## alu16_top
module alu16_top(clk, valA, valB, aluop, sub, lr, cc, result);
clock: 3.1 ns
lec_check: 0
cap_margin: 20
cell_pad_in_sites_detail_placement: 2
core_margin: 2
core_utilization: 40
gpl_timing_driven: 0
hold_slack_margin: 0.12
max_routing_layer: met4
min_routing_layer: met2
slew_margin: 20
run.sh (not shown) runs the stock make flow with config.mk's settings and CLKGATE_MAP_FILE=.
The first run stopped in global routing (5_1_grt).
Edit:
--- a/flow/config.mk
+++ b/flow/config.mk
@@ -9 +8,0 @@
-export CELL_PAD_IN_SITES_DETAIL_PLACEMENT = 2
@@ -12,4 +10,0 @@
-export GPL_TIMING_DRIVEN = 0
-export HOLD_SLACK_MARGIN = 0.12
-export MAX_ROUTING_LAYER = met4
-export MIN_ROUTING_LAYER = met2
==> flow/constraint.sdc (replaced) <==
create_clock -name core_clock -period 4.7 [get_ports {clk}]
set_input_delay 0.9400 -clock core_clock [delete_from_list [all_inputs] [get_ports {clk}]]
set_output_delay 0.9400 -clock core_clock [all_outputs]
set_load 0.01 [all_outputs]
The new run completed without violations.
Synthesized area does not change.
Die area does not change.
Synthesized cell count stays the same.
Edit:
--- a/flow/config.mk
+++ b/flow/config.mk
@@ -10 +10 @@
-export CORE_UTILIZATION = 40
+export CORE_UTILIZATION = 13
==> flow/constraint.sdc (replaced) <==
create_clock -name core_clock -period 5.01 [get_ports {clk}]
set_input_delay 1.0020 -clock core_clock [delete_from_list [all_inputs] [get_ports {clk}]]
set_output_delay 1.0020 -clock core_clock [all_outputs]
set_load 0.01 [all_outputs]
Combinational power came out lower by a few percent.
Final cell count came out higher by well over a third.
Global-route usage came out lower by 20 points.
Cell area came out higher by a few percent.
First-iteration DRC count came out lower by a few percent.
Via count came out higher slightly.
Flip-flop count stays the same.
Synthesized area is unchanged.
Critical path depth came out lower by 1.
Edit:
--- a/flow/config.mk
+++ b/flow/config.mk
@@ -10 +10,3 @@
-export CORE_UTILIZATION = 13
+export CORE_UTILIZATION = 72
+export CTS_CLUSTER_DIAMETER = 392
+export CTS_CLUSTER_SIZE = 100
==> flow/constraint.sdc (replaced) <==
create_clock -name core_clock -period 3.67 [get_ports {clk}]
set_input_delay 0.7340 -clock core_clock [delete_from_list [all_inputs] [get_ports {clk}]]
set_output_delay 0.7340 -clock core_clock [all_outputs]
set_load 0.01 [all_outputs]
Result: This time the run ended with an error in clock tree synthesis (4_1_cts) with DPL-0038. Area after synthesis does not change. Die area goes down by well over a third. Synthesized cell count is unchanged.


Starting RTL as in the previous note.
==> flow/config.mk <==
export PLATFORM = sky130hd
export DESIGN_NAME = alu16_top
export DESIGN_NICKNAME = alu16_top
export VERILOG_FILES = /design/flow/design.v
export SDC_FILE = /design/flow/constraint.sdc
export NUM_CORES = 4
export LEC_CHECK = 0
export ABC_AREA = 1
export CAP_MARGIN = 20
export CORE_MARGIN = 2
export CORE_UTILIZATION = 68
export CTS_CLUSTER_DIAMETER = 57
export CTS_CLUSTER_SIZE = 37
export HOLD_SLACK_MARGIN = 0.24
export SETUP_SLACK_MARGIN = -0.3
export SLEW_MARGIN = 20
==> flow/constraint.sdc <==
create_clock -name core_clock -period 3.1 [get_ports {clk}]
set_input_delay 0.6200 -clock core_clock [delete_from_list [all_inputs] [get_ports {clk}]]
set_output_delay 0.6200 -clock core_clock [all_outputs]
set_load 0.01 [all_outputs]
The starting point failed in 5_1_grt.
Then changed:
Settings changed: ABC_AREA 1 to not set, CORE_UTILIZATION 68 to 57, CTS_CLUSTER_DIAMETER 57 to not set, CTS_CLUSTER_SIZE 37 to 64, HOLD_SLACK_MARGIN 0.24 to not set.
Clock period 3.1 ns to 3.41 ns, I/O delays scaled along.
What happened: Now the flow finished with setup timing left. Area after synthesis is higher by 12%. Die area increases by 32%. Synthesized cell count goes down by 12%.
Then changed:
Settings changed: CORE_UTILIZATION 57 to 65, CTS_CLUSTER_DIAMETER set to 57.
Clock period 3.41 ns to 3.75 ns, I/O delays scaled along.
Outcome: The new run finished with setup timing left. Final area falls by 11%. Power falls by 26%. Via count falls by 5.1%. Non-clock buffer count falls by 79. Utilization hardly moves. Setup slack improves by 0.090 ns. Final cell count falls by 6.8%. Hold slack improves by 0.056 ns.
Then changed:
Settings changed: CORE_UTILIZATION 65 to 40, CTS_CLUSTER_DIAMETER 57 to not set, CTS_CLUSTER_SIZE 64 to not set, SETUP_SLACK_MARGIN -0.3 to not set.
Clock period 3.75 ns to 4.55 ns, I/O delays scaled along.
After rerunning: This time the run finished with timing, DRC and antenna clean. Design area is lower by 7.8%. Power fell by 15%. Routed wire length drops by 2.4%. Global-route usage drops by 18 points. Area after synthesis stays the same. Via count came out lower by 13%.
Then changed:
Settings changed: ABC_AREA set to 1, CORE_UTILIZATION 40 to 72, CTS_CLUSTER_DIAMETER set to 392, CTS_CLUSTER_SIZE set to 100.
Clock period 4.55 ns to 2.22 ns, I/O delays scaled along.
After rerunning:
- Now the flow aborted during 3_5_place_dp
- synthesized cell count climbs by about a fifth
- area after synthesis goes down by roughly a tenth
- die size is lower by well over a third
Then changed:
Settings changed: ABC_AREA 1 to not set, CORE_UTILIZATION 72 to 40, CTS_CLUSTER_DIAMETER 392 to not set, CTS_CLUSTER_SIZE 100 to not set, MAX_ROUTING_LAYER set to met4, SETUP_SLACK_MARGIN set to 0.6.
Clock period 2.22 ns to 4.7 ns, I/O delays scaled along.
Effect:
- The changed run ran to the end with no violations
- synthesized area goes up by 12%
- die size is higher by 96%
- synthesized cell count went down by 12%


Starting RTL as in the previous note.
Settings: LEC_CHECK=0, CAP_MARGIN=20, CORE_ASPECT_RATIO=0.76, CORE_MARGIN=2, CORE_UTILIZATION=60, PLACE_DENSITY_LB_ADDON=0.04, SETUP_SLACK_MARGIN=1.78, SLEW_MARGIN=35; clock period 6.14 ns.
Rerun with:
- CORE_ASPECT_RATIO: 0.76 -> unset
- CORE_UTILIZATION: 60 -> 25
- PLACE_DENSITY_LB_ADDON: 0.04 -> unset
- SETUP_SLACK_MARGIN: 1.78 -> unset
- SLEW_MARGIN: 35 -> 20
- clock period: 6.14 -> 4.55 ns (I/O delays scaled with it)
=> Design area increases by 6.1%; die area increases by 130%; global-route usage decreases by 25 points; sequential cell count is unchanged; sequential share of layout area decreases by 1.3 points; wire length increases by 6.4%.
Power is estimated from default activity; no workload was simulated.
